==> inputs of run Z <==
==> flow/design.v (excerpt) <==
module md5_crack(
  input          clk,
  input          reset_n,
  input          in_valid,
  output         in_ready,
  input  [63:0]  guess,
  output         out_valid,
  output [127:0] digest,
  output         cracked
);
Settings: LEC_CHECK=0, CAP_MARGIN=20, CORE_MARGIN=2, CORE_UTILIZATION=68, SLEW_MARGIN=20; clock period 14.0 ns.
run.sh (not shown) runs the stock make flow with config.mk's settings and CLKGATE_MAP_FILE=.
==> run D: changes against run Z <==
--- a/flow/config.mk
+++ b/flow/config.mk
@@ -7,5 +7,7 @@
 export LEC_CHECK = 0
 export CAP_MARGIN = 20
 export CORE_MARGIN = 2
-export CORE_UTILIZATION = 68
+export CORE_UTILIZATION = 40
+export GPL_TIMING_DRIVEN = 0
+export SETUP_SLACK_MARGIN = -0.44
 export SLEW_MARGIN = 20
==> flow/constraint.sdc (replaced) <==
create_clock -name core_clock -period 10.0 [get_ports {clk}]
set_input_delay 2.0000 -clock core_clock [delete_from_list [all_inputs] [get_ports {clk}]]
set_output_delay 2.0000 -clock core_clock [all_outputs]
set_load 0.01 [all_outputs]
==> run P: changes against run Z <==
--- a/flow/config.mk
+++ b/flow/config.mk
@@ -7,5 +7,7 @@
 export LEC_CHECK = 0
 export CAP_MARGIN = 20
 export CORE_MARGIN = 2
-export CORE_UTILIZATION = 68
+export CORE_UTILIZATION = 72
+export PLACE_DENSITY = 0.4
 export SLEW_MARGIN = 20
+export TNS_END_PERCENT = 10
==> flow/constraint.sdc (replaced) <==
create_clock -name core_clock -period 7.82 [get_ports {clk}]
set_input_delay 1.5640 -clock core_clock [delete_from_list [all_inputs] [get_ports {clk}]]
set_output_delay 1.5640 -clock core_clock [all_outputs]
set_load 0.01 [all_outputs]
==> comparison table <==
| quantity | run Z | run P | run D |
|---|---|---|---|
| Result of the run | finished clean | did not finish | complete, but fails checks |
| Failing step | - | global routing | - |
| Reasons for failing layout checks | - | - | negative setup slack |
| Static leakage | 13.5 nW | - | 14.7 nW |
| Core Rows | 80 | 78 | 105 |
| Maxcap violations | 0 | - | 0 |
| Total Neg Setup Slack | 0 ns | - | -3.98 ns |
| Number of instances in the placed design | 4852 | 5575 | 5618 |
| # resized after CTS | 0 | 75 | 266 |
| Non-Clock Buffer Area Fraction | 7.02% | - | 10.9% |
| Die span in x | 224 um | 218 um | 290 um |
| Worst R2R Setup Slack | 1.15 ns | - | -0.64 ns |
| Arrival time of the worst setup path | 13.35 ns | - | 11.11 ns |
| Top power group | combinational cells | - | combinational cells |
| Clock buffers created by TritonCTS | 43 | 42 | 49 |
| Register clock-pin slew on the reported worst setup and hold paths | 0.06 ns | - | 0.07 ns |
| Area grow syn2layout | 10.5% | - | 22.4% |
| Pin slew with the least headroom to its limit | 1.18 ns | - | 1.42 ns |
| Path depth of the worst reg2reg path | 46 | - | 41 |
| Share of the clock period used by the worst path after layout | 91.8% | - | 106% |
| HP Start | cracker.md5_guess[105] | - | cracker.md5_guess[98] |
| Clock Power Share | 14.0% | - | 13.6% |


==> inputs of tundra <==
Starting RTL as in the previous note.
export LEC_CHECK = 0
export ABC_AREA = 1
export CAP_MARGIN = 20
export CORE_ASPECT_RATIO = 0.79
export CORE_MARGIN = 2
export CORE_UTILIZATION = 67
export CTS_CLUSTER_DIAMETER = 379
export CTS_CLUSTER_SIZE = 74
export HOLD_SLACK_MARGIN = 0.29
export MAX_ROUTING_LAYER = met4
export PLACE_DENSITY_LB_ADDON = 0.07
export SETUP_SLACK_MARGIN = 1.04
export SLEW_MARGIN = 20
export TNS_END_PERCENT = 20
create_clock -name core_clock -period 5.45 [get_ports {clk}]
==> harbor (differences from tundra) <==
==> flow/config.mk (replaced) <==
export PLATFORM = sky130hd
export DESIGN_NAME = md5_crack
export DESIGN_NICKNAME = md5_crack
export VERILOG_FILES = /design/flow/design.v
export SDC_FILE = /design/flow/constraint.sdc
export NUM_CORES = 4
export LEC_CHECK = 0
export CAP_MARGIN = 20
export CORE_MARGIN = 2
export CORE_UTILIZATION = 59
export SETUP_SLACK_MARGIN = 2.08
export SLEW_MARGIN = 20
==> flow/constraint.sdc (replaced) <==
create_clock -name core_clock -period 7.21 [get_ports {clk}]
set_input_delay 1.4420 -clock core_clock [delete_from_list [all_inputs] [get_ports {clk}]]
set_output_delay 1.4420 -clock core_clock [all_outputs]
set_load 0.01 [all_outputs]
==> juniper (differences from tundra) <==
==> flow/config.mk (replaced) <==
export PLATFORM = sky130hd
export DESIGN_NAME = md5_crack
export DESIGN_NICKNAME = md5_crack
export VERILOG_FILES = /design/flow/design.v
export SDC_FILE = /design/flow/constraint.sdc
export NUM_CORES = 4
export LEC_CHECK = 0
export ABC_AREA = 1
export CAP_MARGIN = 30
export CORE_ASPECT_RATIO = 1.27
export CORE_MARGIN = 7
export CORE_UTILIZATION = 50
export CTS_CLUSTER_SIZE = 31
export GPL_TIMING_DRIVEN = 0
export MAX_ROUTING_LAYER = met4
export MIN_ROUTING_LAYER = met2
export PLACE_DENSITY_LB_ADDON = 0.15
export SETUP_SLACK_MARGIN = 1.17
export SLEW_MARGIN = 5
==> flow/constraint.sdc (replaced) <==
create_clock -name core_clock -period 16.7 [get_ports {clk}]
set_input_delay 3.3400 -clock core_clock [delete_from_list [all_inputs] [get_ports {clk}]]
set_output_delay 3.3400 -clock core_clock [all_outputs]
set_load 0.01 [all_outputs]
==> summary of the runs <==
harbor finished with setup timing left. juniper stopped in global routing (5_1_grt). tundra never finished: it broke off in global routing (5_1_grt) with GRT-0116. Of harbor and juniper, juniper has the higher synthesized cell count (gap 7.5%, measured against juniper). Die area: juniper > harbor > tundra. Area after synthesis: tundra is lower than harbor (about 2.6%).
==> figures <==
quantity                                                                   juniper                      harbor                    tundra
Area after detailed placement                                          35100 sq um                 42300 sq um               41500 sq um
XOR-XNOR Cells, Area Fraction                                                2.79%                       4.41%                     2.79%
Detail Placement HPWL                                               130000 microns              116000 microns            112000 microns
Nets at Floorplan                                                             4941                        4591                      4941
RD Place Congestion                                                           1.37                        1.07                      1.27
Multiplexer share                                                           0.384%                       4.55%                    0.384%
Register share after synthesis                                               29.0%                       28.2%                     29.0%
Placed Cells                                                                  5747                        5880                      6218
Width of the chip                                                      238 microns                 240 microns               250 microns
Share of the synthesized area in the top cell type                           17.0%                       16.5%                     17.0%
Vert. Die Dim                                                          299 microns                 240 microns               198 microns
Cells resized by post-CTS repair                                                 0                         103                       177
Overall die area                                                       71200 sq um                 57500 sq um               49500 sq um
Status                                                              did not finish  complete, but fails checks            did not finish
Stage where the flow stopped                              global routing (5_1_grt)                           -  global routing (5_1_grt)
Reasons for failing layout checks                                                -                setup timing                         -
Yosys cell types                                                                75                          89                        75
Post-CTS Repair Setup Buffers                                                    0                          42                        33
Number of buffers added by the clock tree synthesis step                        44                          44                         9
CTS HTree Levels                                                                 2                           2                         1
Number of cells in the yosys synthesis report                                 4691                        4341                      4691
Mapped Avg Cell Area                                                    6.81 sq um                  7.56 sq um                6.81 sq um
Post-Synth Adder-Cell Area                                                   8.74%                       8.51%                     8.74%
Placeable core region                                                  63200 sq um                 55100 sq um               47300 sq um
Post-synthesis instance total                                                 4691                        4341                      4691


==> inputs of job 4255 <==
==> flow/design.v <==
`timescale 1ns / 1ps
module mmd5(
  input clk,
  input reset,
  input [63:0]guess,
  input [6:0]itr,
  input [4:0] r,
  input [31:0] k,
  output cracked,
  output [127:0] digest
);
wire [0:127] passwd_hash = 128'hE8CD0953ABDFDE433DFEC7FAA70DF7F6;
reg [0:127] md5_guess;
assign cracked = (md5_guess==passwd_hash);
assign digest = md5_guess;
reg [31:0]a; 
reg [31:0]b; 
reg [31:0]c; 
reg [31:0]d; 
reg [6:0] nextitr;
reg [31:0]f;
reg [31:0]g;
wire [31:0]w[1:0];
assign w[0]={
  guess[39:32],
  guess[47:40],
  guess[55:48],
  guess[63:56]
};
assign w[1]={
  guess[7:0],
  guess[15:8],
  guess[23:16],
  guess[31:24]
};
function [31:0]leftrotate;
  input [31:0]x;
  input [4:0] c;
  begin
    leftrotate=((x) << (c)) | ((x) >> (32 - (c)));
  end
endfunction
integer j;
always @(posedge clk ) begin
  if(~reset)begin
  md5_guess<=0;
  nextitr <= 1;
  a<=32'h67452301;
  b<=32'hefcdab89;
  c<=32'h98badcfe;
  d<=32'h10325476;
  end
  else if(itr==nextitr)begin
    if(itr<=67)nextitr<=itr+1;
    else nextitr<=0;
    if(itr==0)begin
      a<=32'h67452301;
      b<=32'hefcdab89;
      c<=32'h98badcfe;
      d<=32'h10325476;
    end
    else if(itr>0 && itr<65)begin
      if(itr<=16)begin
        f = (b & c) | ((~b) & d);
        g = itr-1;
      end
      else if(itr<=32)begin
        f = (d & b) | ((~d) & c);
        g = (5*(itr-1)+1 ) & 32'd15;
      end
      else if(itr<=48)begin
        f = b ^ c ^ d;
        g = (3*(itr-1) +5) & 32'd15;
      end
      else if(itr<=64)begin
        f = c ^ (b | (~d));
        g = (7*(itr-1)) & 32'd15;
      end
      d <= c;
      c <= b;
      b <= b + leftrotate((a + f + k + ((g<=1)? w[g]:((g==2)? 128 : ((g==14)? 32'd64:0)))), r); 
      a <= d;
    end 
    if( itr == 65 )begin
      a<= 32'h67452301 + a;
      b<= 32'hefcdab89 + b;
      c<= 32'h98badcfe + c;
      d<= 32'h10325476 + d;
    end 
    if( itr == 66 )begin
      for( j = 0 ; j < 4 ; j = j+1 )begin
        md5_guess[8*(j+0)+:8]<=a[8*j+:8];
        md5_guess[8*(j+4)+:8]<=b[8*j+:8];
        md5_guess[8*(j+8)+:8]<=c[8*j+:8];
        md5_guess[8*(j+12)+:8]<=d[8*j+:8];
      end
    end 
  end
end
endmodule
module md5_crack(
  input          clk,
  input          reset_n,
  input          in_valid,
  output         in_ready,
  input  [63:0]  guess,
  output         out_valid,
  output [127:0] digest,
  output         cracked
);
reg  [6:0]  itr;
reg         busy;
reg  [63:0] guess_q;
wire [5:0]  ridx = (itr>0 && itr<65)? itr-1:63;
function [31:0] kconst;
  input [5:0] i;
  begin
    case (i)
      6'd0: kconst = 32'hd76aa478;
      6'd1: kconst = 32'he8c7b756;
      6'd2: kconst = 32'h242070db;
      6'd3: kconst = 32'hc1bdceee;
      6'd4: kconst = 32'hf57c0faf;
      6'd5: kconst = 32'h4787c62a;
      6'd6: kconst = 32'ha8304613;
      6'd7: kconst = 32'hfd469501;
      6'd8: kconst = 32'h698098d8;
      6'd9: kconst = 32'h8b44f7af;
      6'd10: kconst = 32'hffff5bb1;
      6'd11: kconst = 32'h895cd7be;
      6'd12: kconst = 32'h6b901122;
      6'd13: kconst = 32'hfd987193;
      6'd14: kconst = 32'ha679438e;
      6'd15: kconst = 32'h49b40821;
      6'd16: kconst = 32'hf61e2562;
      6'd17: kconst = 32'hc040b340;
      6'd18: kconst = 32'h265e5a51;
      6'd19: kconst = 32'he9b6c7aa;
      6'd20: kconst = 32'hd62f105d;
      6'd21: kconst = 32'h02441453;
      6'd22: kconst = 32'hd8a1e681;
      6'd23: kconst = 32'he7d3fbc8;
      6'd24: kconst = 32'h21e1cde6;
      6'd25: kconst = 32'hc33707d6;
      6'd26: kconst = 32'hf4d50d87;
      6'd27: kconst = 32'h455a14ed;
      6'd28: kconst = 32'ha9e3e905;
      6'd29: kconst = 32'hfcefa3f8;
      6'd30: kconst = 32'h676f02d9;
      6'd31: kconst = 32'h8d2a4c8a;
      6'd32: kconst = 32'hfffa3942;
      6'd33: kconst = 32'h8771f681;
      6'd34: kconst = 32'h6d9d6122;
      6'd35: kconst = 32'hfde5380c;
      6'd36: kconst = 32'ha4beea44;
      6'd37: kconst = 32'h4bdecfa9;
      6'd38: kconst = 32'hf6bb4b60;
      6'd39: kconst = 32'hbebfbc70;
      6'd40: kconst = 32'h289b7ec6;
      6'd41: kconst = 32'heaa127fa;
      6'd42: kconst = 32'hd4ef3085;
      6'd43: kconst = 32'h04881d05;
      6'd44: kconst = 32'hd9d4d039;
      6'd45: kconst = 32'he6db99e5;
      6'd46: kconst = 32'h1fa27cf8;
      6'd47: kconst = 32'hc4ac5665;
      6'd48: kconst = 32'hf4292244;
      6'd49: kconst = 32'h432aff97;
      6'd50: kconst = 32'hab9423a7;
      6'd51: kconst = 32'hfc93a039;
      6'd52: kconst = 32'h655b59c3;
      6'd53: kconst = 32'h8f0ccc92;
      6'd54: kconst = 32'hffeff47d;
      6'd55: kconst = 32'h85845dd1;
      6'd56: kconst = 32'h6fa87e4f;
      6'd57: kconst = 32'hfe2ce6e0;
      6'd58: kconst = 32'ha3014314;
      6'd59: kconst = 32'h4e0811a1;
      6'd60: kconst = 32'hf7537e82;
      6'd61: kconst = 32'hbd3af235;
      6'd62: kconst = 32'h2ad7d2bb;
      6'd63: kconst = 32'heb86d391;
      default: kconst = 32'h0;
    endcase
  end
endfunction
function [4:0] rconst;
  input [5:0] i;
  begin
    case (i)
      6'd0: rconst = 5'd7;
      6'd1: rconst = 5'd12;
      6'd2: rconst = 5'd17;
      6'd3: rconst = 5'd22;
      6'd4: rconst = 5'd7;
      6'd5: rconst = 5'd12;
      6'd6: rconst = 5'd17;
      6'd7: rconst = 5'd22;
      6'd8: rconst = 5'd7;
      6'd9: rconst = 5'd12;
      6'd10: rconst = 5'd17;
      6'd11: rconst = 5'd22;
      6'd12: rconst = 5'd7;
      6'd13: rconst = 5'd12;
      6'd14: rconst = 5'd17;
      6'd15: rconst = 5'd22;
      6'd16: rconst = 5'd5;
      6'd17: rconst = 5'd9;
      6'd18: rconst = 5'd14;
      6'd19: rconst = 5'd20;
      6'd20: rconst = 5'd5;
      6'd21: rconst = 5'd9;
      6'd22: rconst = 5'd14;
      6'd23: rconst = 5'd20;
      6'd24: rconst = 5'd5;
      6'd25: rconst = 5'd9;
      6'd26: rconst = 5'd14;
      6'd27: rconst = 5'd20;
      6'd28: rconst = 5'd5;
      6'd29: rconst = 5'd9;
      6'd30: rconst = 5'd14;
      6'd31: rconst = 5'd20;
      6'd32: rconst = 5'd4;
      6'd33: rconst = 5'd11;
      6'd34: rconst = 5'd16;
      6'd35: rconst = 5'd23;
      6'd36: rconst = 5'd4;
      6'd37: rconst = 5'd11;
      6'd38: rconst = 5'd16;
      6'd39: rconst = 5'd23;
      6'd40: rconst = 5'd4;
      6'd41: rconst = 5'd11;
      6'd42: rconst = 5'd16;
      6'd43: rconst = 5'd23;
      6'd44: rconst = 5'd4;
      6'd45: rconst = 5'd11;
      6'd46: rconst = 5'd16;
      6'd47: rconst = 5'd23;
      6'd48: rconst = 5'd6;
      6'd49: rconst = 5'd10;
      6'd50: rconst = 5'd15;
      6'd51: rconst = 5'd21;
      6'd52: rconst = 5'd6;
      6'd53: rconst = 5'd10;
      6'd54: rconst = 5'd15;
      6'd55: rconst = 5'd21;
      6'd56: rconst = 5'd6;
      6'd57: rconst = 5'd10;
      6'd58: rconst = 5'd15;
      6'd59: rconst = 5'd21;
      6'd60: rconst = 5'd6;
      6'd61: rconst = 5'd10;
      6'd62: rconst = 5'd15;
      6'd63: rconst = 5'd21;
      default: rconst = 5'd0;
    endcase
  end
endfunction
wire [4:0]  rchoose = rconst(ridx);
wire [31:0] kchoose = kconst(ridx);
assign in_ready  = ~busy | (itr==68);
assign out_valid = busy & (itr==67);
always @(posedge clk) begin
  if (~reset_n) begin
    busy <= 0;
    itr  <= 68;
  end
  else if (in_valid && in_ready) begin
    busy    <= 1;
    itr     <= 0;
    guess_q <= guess;
  end
  else if (busy) begin
    if (itr==68) busy <= 0;
    else itr <= itr+1;
  end
end
mmd5 cracker(
  .clk(clk),
  .reset(reset_n),
  .guess(guess_q),
  .itr(itr),
  .r(rchoose),
  .k(kchoose),
  .cracked(cracked),
  .digest(digest)
);
endmodule
==> flow/run.sh <==
#!/bin/bash
# the make line also repeats each setting of config.mk as NAME=value (left out here)
make -C /OpenROAD-flow-scripts/flow DESIGN_CONFIG=/design/flow/config.mk WORK_HOME=/design/flow/orfs CLKGATE_MAP_FILE= finish
==> flow/config.mk <==
export PLATFORM = sky130hd
export DESIGN_NAME = md5_crack
export DESIGN_NICKNAME = md5_crack
export VERILOG_FILES = /design/flow/design.v
export SDC_FILE = /design/flow/constraint.sdc
export NUM_CORES = 4
export LEC_CHECK = 0
export ABC_AREA = 1
export CAP_MARGIN = 30
export CELL_PAD_IN_SITES_DETAIL_PLACEMENT = 2
export CORE_ASPECT_RATIO = 1.27
export CORE_MARGIN = 7
export CORE_UTILIZATION = 50
export CTS_CLUSTER_SIZE = 31
export GPL_TIMING_DRIVEN = 0
export MAX_ROUTING_LAYER = met4
export MIN_ROUTING_LAYER = met2
export PLACE_DENSITY_LB_ADDON = 0.15
export SETUP_SLACK_MARGIN = 1.17
export SLEW_MARGIN = 5
==> flow/constraint.sdc <==
create_clock -name core_clock -period 8.55 [get_ports {clk}]
set_input_delay 1.7100 -clock core_clock [delete_from_list [all_inputs] [get_ports {clk}]]
set_output_delay 1.7100 -clock core_clock [all_outputs]
set_load 0.01 [all_outputs]
==> inputs of job 7974, as changes to job 4255 <==
ABC_AREA = default   (was 1)
CAP_MARGIN = 20   (was 30)
CELL_PAD_IN_SITES_DETAIL_PLACEMENT = default   (was 2)
CELL_PAD_IN_SITES_GLOBAL_PLACEMENT = 1   (was default)
CORE_ASPECT_RATIO = 0.69   (was 1.27)
CORE_UTILIZATION = 68   (was 50)
CTS_CLUSTER_SIZE = default   (was 31)
MAX_ROUTING_LAYER = met5   (was met4)
MIN_ROUTING_LAYER = met1   (was met2)
PLACE_DENSITY = 0.73   (was default)
PLACE_DENSITY_LB_ADDON = default   (was 0.15)
SETUP_SLACK_MARGIN = 1.85   (was 1.17)
SLEW_MARGIN = 20   (was 5)
==> flow/constraint.sdc (replaced) <==
create_clock -name core_clock -period 7.61 [get_ports {clk}]
set_input_delay 1.5220 -clock core_clock [delete_from_list [all_inputs] [get_ports {clk}]]
set_output_delay 1.5220 -clock core_clock [all_outputs]
set_load 0.01 [all_outputs]
==> reports/summary.txt <==
mapped cell area - 32800 um^2
Synthesized Nets - 4591
top cell type's share of synthesized area - 16.5%
outcome - aborted with a tool error
Unique cell types - 89
Syn Inst Count - 4341
Synth mux share - 4.55%
top cells, area - dfxtp_1 (17%), edfxtp_1 (12%), nand2_1 (6.9%)
error msg - [ERROR GPL-0301] Utilization 108.434 % exceeds 100%.
xor/xnor share - 4.41%
Die Size - 54700 um^2
Initial Util - 69.2%
adder share - 8.51%
Chip Area, Yosys - 32800 um^2
Last stage - global placement without I/O
(the above is from job 7974)
==> reports/summary.txt <==
xor/xnor share - 2.79%
outcome - aborted with a tool error
Chip Area, Yosys - 32000 um^2
Syn Inst Count - 4691
Last stage - detailed placement
top cell type's share of synthesized area - 17.0%
Synth mux share - 0.384%
# Cells Yosys - 4691
Synthesized Nets - 4941
error msg - [ERROR DPL-0033] detailed placement checks failed during check placement.
mapped cell area - 32000 um^2
Initial Util - 50.5%
Die Height - 299 um
most instantiated library cell after synthesis - nand2_1
top cells, area - dfxtp_1 (17%), edfxtp_1 (12%), nand2_1 (11%)
adder share - 8.74%
Unique cell types - 75
Die Size - 71200 um^2
(the above is from job 4255)
Power is estimated from default activity; no workload was simulated.
